==> flow/design.v <==
`timescale 1ns / 1ps
module adder_1bit(a, b, ci, s, co);
	input wire a,b,ci;
	output wire s,co;
	and (c1,a,b), (c2,b,ci), (c3,a,ci);
	xor (s1,a,b), (s,s1,ci);
	or (co,c1,c2,c3);
endmodule
`timescale 1ns / 1ps
module adder_32bits(A, B, Ctr, S, Co,Cy);
	parameter size=32;
   input [size:1] A;
   input [size:1] B;
   input Ctr;
   output [size:1] S;
   output Co;
	output Cy;
	wire[size-1:1]  Ctemp;
	wire[size:1]    Bo;
	assign Bo={32{Ctr}}^B;
adder_1bit 	A1(.a(A[1]),.b(Bo[1]),.ci(Ctr),.s(S[1]),.co(Ctemp[1])),
		A2(A[2],Bo[2],Ctemp[1],S[2],Ctemp[2]),
		A3(A[3],Bo[3],Ctemp[2],S[3],Ctemp[3]),
		A4(A[4],Bo[4],Ctemp[3],S[4],Ctemp[4]),
		A5(A[5],Bo[5],Ctemp[4],S[5],Ctemp[5]),
		A6(A[6],Bo[6],Ctemp[5],S[6],Ctemp[6]),
		A7(A[7],Bo[7],Ctemp[6],S[7],Ctemp[7]),
		A8(A[8],Bo[8],Ctemp[7],S[8],Ctemp[8]),
		A9(A[9],Bo[9],Ctemp[8],S[9],Ctemp[9]),
		A10(A[10],Bo[10],Ctemp[9],S[10],Ctemp[10]),
		A11(A[11],Bo[11],Ctemp[10],S[11],Ctemp[11]),
		A12(A[12],Bo[12],Ctemp[11],S[12],Ctemp[12]),
		A13(A[13],Bo[13],Ctemp[12],S[13],Ctemp[13]),
		A14(A[14],Bo[14],Ctemp[13],S[14],Ctemp[14]),
		A15(A[15],Bo[15],Ctemp[14],S[15],Ctemp[15]),
		A16(A[16],Bo[16],Ctemp[15],S[16],Ctemp[16]),
		A17(A[17],Bo[17],Ctemp[16],S[17],Ctemp[17]),
		A18(A[18],Bo[18],Ctemp[17],S[18],Ctemp[18]),
		A19(A[19],Bo[19],Ctemp[18],S[19],Ctemp[19]),
		A20(A[20],Bo[20],Ctemp[19],S[20],Ctemp[20]),
		A21(A[21],Bo[21],Ctemp[20],S[21],Ctemp[21]),
		A22(A[22],Bo[22],Ctemp[21],S[22],Ctemp[22]),
		A23(A[23],Bo[23],Ctemp[22],S[23],Ctemp[23]),
		A24(A[24],Bo[24],Ctemp[23],S[24],Ctemp[24]),
		A25(A[25],Bo[25],Ctemp[24],S[25],Ctemp[25]),
		A26(A[26],Bo[26],Ctemp[25],S[26],Ctemp[26]),
		A27(A[27],Bo[27],Ctemp[26],S[27],Ctemp[27]),
		A28(A[28],Bo[28],Ctemp[27],S[28],Ctemp[28]),
		A29(A[29],Bo[29],Ctemp[28],S[29],Ctemp[29]),
		A30(A[30],Bo[30],Ctemp[29],S[30],Ctemp[30]),
		A31(A[31],Bo[31],Ctemp[30],S[31],Ctemp[31]),
		A32(A[32],Bo[32],Ctemp[31],S[32],Co);
		assign Cy=(!(A[32]^Bo[32]))*(A[32]^S[32]);
endmodule
module mul_32_32_64(clk, rst, start, a, b, out, idle);
   input clk;
   input rst;
   input start;
   input [31:0] a, b;
   output reg [63:0] out;
   output idle;
   reg [63:0]        out_r;
   parameter START = 1'b0, CALC = 1'b1;
   reg [4:0]         count;
   reg               state;
   reg               last;
   wire [33:0]       tmp_sum;
   wire [33:0]       a_ext;
   wire [33:0]       addend;
   wire [2:0]        booth;
   assign idle = (state == START);
   assign a_ext = {{2{a[31]}}, a};
   assign booth = {out_r[1:0], last};
   assign addend = (booth[1] ^ booth[0]) ? a_ext : {a_ext[32:0], 1'b0} & {34{booth[2] ^ booth[0]}};
   assign tmp_sum = {{2{out_r[63]}}, out_r[63:32]} + (addend ^ {34{booth[2]}}) + {33'b0, booth[2]};
   always @(posedge clk) begin
      if (rst) begin
         state <= START;
         count <= 5'b00000;
      end else begin
      case (state)
        START: begin
           if (start) begin
              out_r <= {32'b0, b};
              last <= 1'b0;
              count <= 5'b00000;
              state <= CALC;
           end
        end
        CALC: begin
           if (~count[4]) begin
              count <= count + 1;
              out_r[63:30] <= tmp_sum[33:0];
              out_r[29:0] <= out_r[31:2];
              last <= out_r[1];
           end  
           else begin
              out <= out_r;
              state <= START;
              count <= 5'b00000;
           end
        end  
        default:;
      endcase  
      end
   end  
endmodule  
module div_64_32_32(clk, rst, start, a, b, quo, mod, idle);
   input clk;
   input rst;
   input start;
   input [63:0] a;
   input [31:0] b;
   output reg [31:0] quo, mod;
   output idle;
   reg [31:0]        quo_r;
   reg [33:0]        mod_r;
   parameter START = 2'b00, CALC = 2'b01, FIN = 2'b11;
   reg [1:0]         state;
   reg [4:0]         count;
   wire [33:0]       b_ext;
   wire [33:0]       tmp_sum;
   reg               op;
   assign idle = (state == START);
   assign b_ext = {2'b00, b};
   assign tmp_sum = mod_r + (b_ext ^ {34{op}}) + {33'b0, op};
   always @(posedge clk) begin
      if (rst) begin
         state <= START;
         count <= 5'b00000;
      end else begin
      case (state)
        START: begin
           if (start) begin
              mod_r <= {1'b0, a[63:31]};
              quo_r <= {a[30:0], 1'b0};
              op <= 1;     
              count <= 5'b00000;
              state <= CALC;
           end
        end
        CALC: begin
           if (count != 5'b11111) begin
              mod_r <= {tmp_sum[32:0], quo_r[31]};
              quo_r <= {quo_r[30:0], ~tmp_sum[33]};
              op <= ~tmp_sum[33];
              count <= count + 1;
           end
           else begin
              quo_r <= {quo_r[30:0], ~tmp_sum[33]};
              mod_r <= tmp_sum[33] ? tmp_sum + b_ext : tmp_sum;
              state <= FIN;
              count <= 5'b00000;
           end
        end
        FIN: begin
           quo <= quo_r;
           mod <= mod_r[31:0];
           state <= START;
           count <= 5'b00000;
        end
        default: state <= START;
      endcase  
      end
   end  
endmodule  
module int_calc(clk, rst, start, A, B, done, int_add, int_sub, int_mul, int_div, int_mod, addCo, addCy, subCo, subCy);
   input clk;
   input rst;
   input start;
   input [63:0] A;
   input [31:0] B;
   output done;
   output [31:0] int_add;
   output [31:0] int_sub;
   output [63:0] int_mul;
   output [31:0] int_div;
   output [31:0] int_mod;
	output addCo;
	output addCy;
	output subCo;
	output subCy;
   reg [31:0] a_r;
   reg [31:0] b_r;
   reg        busy;
   wire       mul_idle;
   wire       div_idle;
   assign done = busy & mul_idle & div_idle;
   always @(posedge clk) begin
      if (start) begin
         a_r <= A[31:0];
         b_r <= B;
      end
      if (rst) busy <= 1'b0;
      else if (start) busy <= 1'b1;
      else if (done) busy <= 1'b0;
   end
   adder_32bits adder(.A(a_r),
                      .B(b_r),
                      .Ctr(1'b0),
                      .S(int_add),
                      .Co(addCo),
                      .Cy(addCy));
   adder_32bits suber(.A(a_r),
                      .B(b_r),
                      .Ctr(1'b1),
                      .S(int_sub),
                      .Co(subCo),
                      .Cy(subCy));
   mul_32_32_64 muler(.clk(clk),
                      .rst(rst),
                      .start(start),
                      .a(a_r),
                      .b(B),
                      .out(int_mul),
                      .idle(mul_idle));
   div_64_32_32 diver(.clk(clk),
                      .rst(rst),
                      .start(start),
                      .a(A),
                      .b(b_r),
                      .quo(int_div),
                      .mod(int_mod),
                      .idle(div_idle));
endmodule  
clock: 21.9 ns
lec_check: 0
abc_area: 1
cap_margin: 10
core_aspect_ratio: 0.68
core_margin: 6
core_utilization: 66
cts_cluster_diameter: 68
cts_cluster_size: 39
gpl_routability_driven: 0
gpl_timing_driven: 0
max_routing_layer: met5
min_routing_layer: met2
place_density: 0.9
slew_margin: 10
run.sh (not shown) runs the stock make flow with config.mk's settings and CLKGATE_MAP_FILE=.
The baseline never finished: it broke off in global routing (5_1_grt) (GRT-0116).
Then changed:
Settings changed: ABC_AREA 1 to unset, CAP_MARGIN 10 to 20, CORE_ASPECT_RATIO 0.68 to unset, CORE_MARGIN 6 to 2, CORE_UTILIZATION 66 to 72, CTS_CLUSTER_DIAMETER 68 to unset, GPL_ROUTABILITY_DRIVEN 0 to unset, GPL_TIMING_DRIVEN 0 to unset, MAX_ROUTING_LAYER met5 to unset, MIN_ROUTING_LAYER met2 to unset, PLACE_DENSITY 0.9 to 0.37, SETUP_SLACK_MARGIN set to 1.05, SLEW_MARGIN 10 to 20.
Clock period 21.9 ns to 10.6 ns, I/O delays scaled along.
=> This time the run finished but fails on setup timing. Die area drops by about 20%. Synthesized cell count drops by 28%. Synthesized area drops by about 6%.
Then changed:
Settings changed: CTS_CLUSTER_SIZE 39 to 31, PLACE_DENSITY 0.37 to unset, SETUP_SLACK_MARGIN 1.05 to 1.5.
Clock period 10.6 ns to 15.0 ns, I/O delays scaled along.
After rerunning: The new run ran to the end with violations: setup timing; global-route usage went down by 1.8 points; final area went down slightly; clock power went down by a quarter to a third; sequential share of layout area went up by 0.23 points; synthesized cell count is unchanged; final cell count went down slightly; synthesized area does not change; sequential power went down by a quarter to a third; critical path depth went down by 3; core utilization went down by 0.50 points.
Then changed:
Settings changed: CTS_CLUSTER_SIZE 31 to 23, PLACE_DENSITY_LB_ADDON set to 0.27, SETUP_SLACK_MARGIN 1.5 to 2.96.
Clock period 15.0 ns to 10.8 ns, I/O delays scaled along.
Result:
- The new run reached the layout checks and failed them: setup timing
- global-route usage went up by 1.1 points
- first-iteration DRC count went down by 3.2%
- sequential power went up by 38%
- clock-buffer cell count went down by 3
- register-to-register slack is worse by 4.1 ns
- clock power went up by 35%
- via count went up by 2.0%
- setup slack is worse by 3.5 ns
- wire length went up by 2.9%
- critical path depth does not change
Then changed:
Settings changed: CORE_UTILIZATION 72 to 43, CTS_CLUSTER_SIZE 23 to unset, PLACE_DENSITY_LB_ADDON 0.27 to unset, SETUP_SLACK_MARGIN 2.96 to 1.5.
Clock period 10.8 ns to 10.6 ns, I/O delays scaled along.
Result: The new run ran to the end with violations: setup timing. Cell count goes up by 9.2%. Setup slack gains 0.27 ns. Utilization goes down by 35 points.
Then changed:
Settings changed: CORE_UTILIZATION 43 to 58.
Clock period 10.6 ns to 10.7 ns, I/O delays scaled along.
What happened: The new run produced a layout that fails on setup timing. Total power goes down by 1.4%. Register-to-register slack gets better by 0.07 ns. Core utilization goes up by 18 points. Global-route usage goes up by 7.3 points. Wire length goes down by 3.3%. Setup slack gets worse by 0.015 ns. Cell area goes down by 0.77%.
Power figures rest on the tool's default switching activity, not on a simulated workload.
